red:
// buck_converter_top
module buck_converter_top #(
    parameter CLK_FREQ = 100_000_000,
    parameter PWM_FREQ = 100_000,
    parameter V_REF = 12'd2048,
    parameter KP = 16'd100,
    parameter KI = 16'd10,
    parameter KD = 16'd5
)(
    input wire clk,
    input wire rst_n,
    input wire [11:0] adc_data,
    input wire adc_valid,
    output wire pwm_out,
    output wire [11:0] voltage_monitor,
    output wire [9:0] duty_cycle_monitor
);
    wire [11:0] voltage_fb;
    wire adc_ready;
    wire [9:0] duty_cycle;
    wire pid_valid;
    adc_interface adc_if (
        .clk(clk),
        .rst_n(rst_n),
        .adc_data(adc_data),
        .adc_valid(adc_valid),
        .voltage_fb(voltage_fb),
        .data_ready(adc_ready)
    );
    pid_controller #(
        .DATA_WIDTH(12),
        .KP(KP),
        .KI(KI),
        .KD(KD),
        .SETPOINT(V_REF)
    ) pid_ctrl (
        .clk(clk),
        .rst_n(rst_n),
        .feedback(voltage_fb),
        .fb_valid(adc_ready),
        .control_out(duty_cycle),
        .out_valid(pid_valid)
    );
    pwm_generator #(
        .CLK_FREQ(CLK_FREQ),
        .PWM_FREQ(PWM_FREQ),
        .PWM_RESOLUTION(10)
    ) pwm_gen (
        .clk(clk),
        .rst_n(rst_n),
        .duty_cycle(duty_cycle),
        .pwm_out(pwm_out)
    );
    assign voltage_monitor = voltage_fb;
    assign duty_cycle_monitor = duty_cycle;
endmodule
==> flow/config.mk <==
export PLATFORM = sky130hd
export DESIGN_NAME = buck_converter_top
export DESIGN_NICKNAME = buck_converter_top
export VERILOG_FILES = /design/flow/design.v
export SDC_FILE = /design/flow/constraint.sdc
export NUM_CORES = 4
export LEC_CHECK = 0
export CAP_MARGIN = 0
export CORE_MARGIN = 2
export CORE_UTILIZATION = 72
export CTS_CLUSTER_DIAMETER = 47
export SLEW_MARGIN = 20
==> flow/constraint.sdc <==
create_clock -name core_clock -period 3.8 [get_ports {clk}]
set_input_delay 0.7600 -clock core_clock [delete_from_list [all_inputs] [get_ports {clk}]]
set_output_delay 0.7600 -clock core_clock [all_outputs]
set_load 0.01 [all_outputs]
run.sh (not shown) runs the stock make flow with config.mk's settings and CLKGATE_MAP_FILE=.
No crash in red: every stage finished, but the layout fails its final checks due to setup timing.
Setup changes, red to blue
# red
export LEC_CHECK = 0
export CAP_MARGIN = 0
export CORE_MARGIN = 2
export CORE_UTILIZATION = 72
export CTS_CLUSTER_DIAMETER = 47
export SLEW_MARGIN = 20
create_clock -name core_clock -period 3.8 [get_ports {clk}]
# blue
export LEC_CHECK = 0
export ABC_AREA = 1
export CAP_MARGIN = 20
export CORE_MARGIN = 2
export CORE_UTILIZATION = 72
export SLEW_MARGIN = 20
create_clock -name core_clock -period 2.93 [get_ports {clk}]
--- outcome ---
Comparing red and blue, area after synthesis is higher on blue.
Overall chip area for blue is higher than for red.
Between red and blue, the flow reports number of different library cells in the post-synthesis netlist decreasing by more than a quarter.
blue reports a lower synthesized-area fraction occupied by xor and xnor cells than red does.
Post-synthesis cell count from yosys for blue: 596 up relative to red
Area fraction in compound gates down 5.2 points in blue wrt red
Re yosys synthesis chip area: blue is about 7% up on red.
Looking at die outline height, blue sits about 3.3% above red.
FAIL blue @ global routing: tool exited with error
The final report for red shows a completed flow and a layout that fails verification, specifically setup timing.

---

Starting RTL as in the previous note.
## buck_converter_top
module buck_converter_top #(
    parameter CLK_FREQ = 100_000_000,
    parameter PWM_FREQ = 100_000,
    parameter V_REF = 12'd2048,
    parameter KP = 16'd100,
    parameter KI = 16'd10,
    parameter KD = 16'd5
)(
    input wire clk,
    input wire rst_n,
    input wire [11:0] adc_data,
    input wire adc_valid,
    output wire pwm_out,
    output wire [11:0] voltage_monitor,
    output wire [9:0] duty_cycle_monitor
);
clock: 4.02 ns
lec_check: 0
abc_area: 1
cap_margin: 20
core_margin: 2
core_utilization: 72
cts_cluster_diameter: 33
max_routing_layer: met4
place_density_lb_addon: 0.01
setup_slack_margin: 1.19
slew_margin: 20
The baseline finished but failed the layout checks on negative setup slack.
==> next run, changes <==
- ABC_AREA: 1 -> default
- CORE_UTILIZATION: 72 -> 68
- MAX_ROUTING_LAYER: met4 -> default
- PLACE_DENSITY_LB_ADDON: 0.01 -> default
- SETUP_SLACK_MARGIN: 1.19 -> default
After rerunning:
- The new run finished but failed the layout checks on negative setup slack
- clock skew decreases by 0.0092 ns
- routed wire length decreases by 47%
- count of clock-buffer cells in the layout decreases by 1
- fmax increases by 13%
- non-clock buffer count increases by 62
- worst setup slack is better by 0.56 ns
- via count decreases by 33%
- cell count decreases by 22%
- sequential share of layout area increases by 2.8 points
==> next run, changes <==
- CORE_UTILIZATION: 68 -> 66
- CTS_CLUSTER_DIAMETER: 33 -> default
- clock period: 4.02 -> 6.17 ns (I/O delays scaled with it)
After rerunning:
- The changed run produced a clean layout
- first-iteration DRC count decreases by about 34%
- die size increases by about 3%
- global-route usage decreases by 3.4 points
- final area decreases by 9.7%
- routed wire length decreases by about 14%
- setup slack improved by 1.6 ns
==> next run, changes <==
- CORE_UTILIZATION: 66 -> 65
- clock period: 6.17 -> 4.65 ns (I/O delays scaled with it)
=> Worst setup slack loses 1.1 ns. Synthesized cell count is unchanged. Die size went up by about 1.5%. Non-clock buffer count went up by 14. Area after synthesis is unchanged. Clock skew went up by 0.0043 ns. Via count went up by 1.5%. Sequential share of layout area went down by 0.24 points. Clock-buffer cell count went down by 1. Design area went up by about 0.9%.
==> next run, changes <==
- CORE_UTILIZATION: 65 -> 72
- PLACE_DENSITY: default -> 0.42
- clock period: 4.65 -> 3.97 ns (I/O delays scaled with it)
- This time the run finished with negative setup slack left
- routed wire length goes up by 35%
- final cell count goes up by 6.2%
- clock skew goes down by 0.0077 ns
